build 45:
Design packet_parser, start of the top module:
module packet_parser (
	input  logic         clk,
	input  logic         rst_n,       
	input  logic         s_tvalid,
	input  logic [7:0]   s_tdata,
	input  logic         s_tlast,
	output logic         s_tready,
	output logic         m_tvalid,
	input  logic         m_tready,
	output logic [367:0] m_tdata
	);
Size: roughly 10000 cells after synthesis, roughly 1800 flip-flops, about 380 I/O pins, about 87000 µm² of cells after synthesis.
Settings: LEC_CHECK=0, ABC_AREA=1, CAP_MARGIN=40, CELL_PAD_IN_SITES_GLOBAL_PLACEMENT=0, CORE_ASPECT_RATIO=0.86, CORE_MARGIN=2, CORE_UTILIZATION=72, CTS_CLUSTER_DIAMETER=356, CTS_CLUSTER_SIZE=15, HOLD_SLACK_MARGIN=0.29, PLACE_DENSITY_LB_ADDON=0.02, SETUP_SLACK_MARGIN=0.12, SLEW_MARGIN=5, TNS_END_PERCENT=55; clock period 7.39 ns.
run.sh (not shown) runs the stock make flow with config.mk's settings and CLKGATE_MAP_FILE=.
In build 45 the implementation ran to completion but is not tape-out ready, as the final checks report negative setup slack.
Edits applied to the flow inputs when going from build 45 to build 34:
- ABC_AREA changed from 1 to 0
- CAP_MARGIN changed from 40 to 20
- TNS_END_PERCENT changed from 55 to 5
- SETUP_SLACK_MARGIN changed from 0.12 to 1.92
- the clock period (ns, I/O delays scaled along) changed from 7.39 to 7.44
### Flow results
In the flow results for build 34 and build 45, the number of resized instances in the post-cts repair step is larger on build 45. The lower total length of routed wires came out of build 34. [compare] base=build 45 new=build 34: net switching component of the power shows a reduction of 0.0064 W, share of the core filled by cells before placement shows an increase of 0.30 points, proportion of power drawn by the clock network +10 points. Higher total cell area reported by yosys after synthesis goes to build 45 over build 34. Status build 34: flow complete, layout not clean - negative setup slack.
For build 75, these inputs were changed with respect to build 34:
- CTS_CLUSTER_SIZE now 17, was 15
- CORE_ASPECT_RATIO no longer set, was 0.86
- CAP_MARGIN now 40, was 20
- ABC_AREA no longer set, was 0
- PLACE_DENSITY_LB_ADDON now 0.0, was 0.02
- TNS_END_PERCENT no longer set, was 5
- CELL_PAD_IN_SITES_GLOBAL_PLACEMENT no longer set, was 0
- SETUP_SLACK_MARGIN now 1.94, was 1.92
- CTS_CLUSTER_DIAMETER no longer set, was 356
- SLEW_MARGIN now 35, was 5
- the clock period (ns, I/O delays scaled along) now 7.39, was 7.44
==> results <==
[build 75] flow finished | final checks: failed | reasons: negative setup slack. | number of buffers created by CTS | lower: build 34 |. Per the comparison of build 75 with build 34, combinational share of power dropped 1.9 points, starting density of the core about even, width of the chip has decreased, power consumed by the clock network +about 32%, via count +about 0.33%. Total power: higher on build 75. The launching instance or port of the critical path comes out parser.byte_cnt[11]$_DFFE_PN0P_ in one run and s_tvalid in the other, namely in build 75 and build 34 respectively. Of build 75 and build 34, the higher met1 track demand over resource belongs to build 34. Relative to build 34, the final cell area reported for build 75 is higher.
Edits applied to the flow inputs when going from build 75 to build 21:
- swapping 1.94 for 1.29 in SETUP_SLACK_MARGIN
- swapping 17 for 15 in CTS_CLUSTER_SIZE
- putting CELL_PAD_IN_SITES_GLOBAL_PLACEMENT at 0 where nothing was set
- putting ABC_AREA at 0 where nothing was set
- swapping 72 for 70 in CORE_UTILIZATION
- swapping 40 for 20 in CAP_MARGIN
- clearing HOLD_SLACK_MARGIN, which used to be 0.29
- putting CTS_CLUSTER_DIAMETER at 162 where nothing was set
- putting TNS_END_PERCENT at 95 where nothing was set
- swapping 0.0 for 0.02 in PLACE_DENSITY_LB_ADDON
- swapping 7.39 for 8.1 in the clock period (ns, I/O delays scaled along)
| build 21 | all stages done | FAIL | negative setup slack |
Build 21 against build 75; overall power of the completed layout is down by more than 10%.
Diff build 21 and build 75: global routing met2 resource utilization lower in build 21
Diff build 75 -> build 21 | estimated wirelength of the detail-placed design | down slightly
Build 21 vs. build 75: non-clock buffer count essentially unchanged, count of clock tree sinks essentially unchanged.
Build 75 → build 21: setup slack rose by 0.39 ns; horizontal extent of the die rose by 4.9 µm.
Critical path endpoint = meta_fifo.buffer[1][355]$_DFFE_PN0P_: build 21; critical path endpoint = meta_fifo.buffer[0][355]$_DFFE_PN0P_: build 75
Inputs modified between build 21 and build 78:
- CAP_MARGIN: 20 -> 40
- CORE_UTILIZATION: 70 -> 72
- CTS_CLUSTER_DIAMETER: 162 -> 356
- SETUP_SLACK_MARGIN: 1.29 -> 1.92
- TNS_END_PERCENT: 95 -> 5
- SLEW_MARGIN: 35 -> 5
- CORE_ASPECT_RATIO: unset -> 0.86
- HOLD_SLACK_MARGIN: unset -> 0.29
- the clock period (ns, I/O delays scaled along): 8.1 -> 7.39
### Flow results
The runs compared here, build 78 and build 21, all ended either early or with open violations. Nothing crashed in build 78 and all stages finished; the problem is that the final layout failed, the offending checks being negative setup slack. For number of instances resized during post-cts repair, dividing the value from build 78 by the value from build 21 gives 0.807. Build 78 gives more clock buffer instance count of the final layout than build 21 did. In build 78, peak ir drop on the vdd network is higher than in build 21. Against build 21, build 78 comes in about 10% higher on sequential logic power. Looking only at first-pass GRT wire length, and setting everything else aside, the higher value of build 78 and build 21 goes to build 78. The flop share of the area was comparable across build 78 and build 21. In build 78 relative to build 21, reported leakage power had gone up slightly. Buffering overhead (higher): build 78.

* * *

Starting RTL as in the previous note.
clock: 7.39 ns
lec_check: 0
abc_area: 1
cap_margin: 20
core_margin: 2
core_utilization: 62
cts_cluster_diameter: 372
place_density: 0.6
setup_slack_margin: 0.69
slew_margin: 20
The baseline reached the layout checks and failed them: negative setup slack.
Change:
- ABC_AREA: 1 -> default
- CORE_UTILIZATION: 62 -> 51
- CTS_CLUSTER_DIAMETER: 372 -> default
- SETUP_SLACK_MARGIN: 0.69 -> default
- clock period: 7.39 -> 7.47 ns (I/O delays scaled with it)
After rerunning:
- The new run completed and failed the layout checks on negative setup slack
- cell count decreases by 12%
- routed wire length came out lower by 1.5%
- critical path depth went down by 7
- first-iteration DRC count goes down by 6.6%
- clock-buffer cell count came out higher by 11
- sequential share of layout area went up by 0.60 points
- sequential power shrinks by 25%
- power drops by 31%
Change:
- CORE_UTILIZATION: 51 -> 64
- CTS_CLUSTER_SIZE: default -> 99
- PLACE_DENSITY: 0.6 -> 0.38
- clock period: 7.47 -> 5.13 ns (I/O delays scaled with it)
The new run completed and failed the layout checks on negative setup slack.
Global-route usage goes up by 7.2 points.
Cell area hardly moves.
Hold slack degrades by 0.23 ns.
Non-clock buffer count is higher by 92.
Register-to-register slack got worse by 2.3 ns.
Routed wire length fell by 2.5%.
Total power climbs by 44%.
Via count went up by 4.2%.
Clock-buffer cell count went down by 4.
Clock power goes up by 41%.
Die size is lower by 20%.
Change:
- CAP_MARGIN: 20 -> 40
- CORE_UTILIZATION: 64 -> 72
- CTS_CLUSTER_SIZE: 99 -> 17
- HOLD_SLACK_MARGIN: default -> 0.29
- PLACE_DENSITY: 0.38 -> default
- PLACE_DENSITY_LB_ADDON: default -> 0.0
- SETUP_SLACK_MARGIN: default -> 0.75
- SLEW_MARGIN: 20 -> 35
- clock period: 5.13 -> 7.39 ns (I/O delays scaled with it)
The changed run finished with negative setup slack left.
Non-clock buffer count came out lower by 103.
Clock power is lower by 34%.
Global-route usage came out higher by 5.7 points.
Change:
- ABC_AREA: default -> 1
- CAP_MARGIN: 40 -> 0
- CELL_PAD_IN_SITES_GLOBAL_PLACEMENT: default -> 0
- CORE_ASPECT_RATIO: default -> 0.99
- CORE_UTILIZATION: 72 -> 28
- CTS_CLUSTER_SIZE: 17 -> default
- HOLD_SLACK_MARGIN: 0.29 -> default
- MAX_ROUTING_LAYER: default -> met4
- MIN_ROUTING_LAYER: default -> met1
- PLACE_DENSITY_LB_ADDON: 0.0 -> 0.22
- SETUP_SLACK_MARGIN: 0.75 -> default
- SLEW_MARGIN: 35 -> 20
- TNS_END_PERCENT: default -> 50
- clock period: 7.39 -> 22.7 ns (I/O delays scaled with it)
Outcome: Now the flow ran to the end with no violations. Flip-flop count is unchanged. Die area grows to 2.6 times its value. Core utilization went down by 53 points. Wire length came out higher by 20%. Synthesized area climbs by 2.6%. Count of clock-buffer cells in the layout increases by 79. Via count increases by 0.66%. Power is lower by 50%. Worst setup slack is better by 11 ns.
Power and IR drop assume default switching activity.
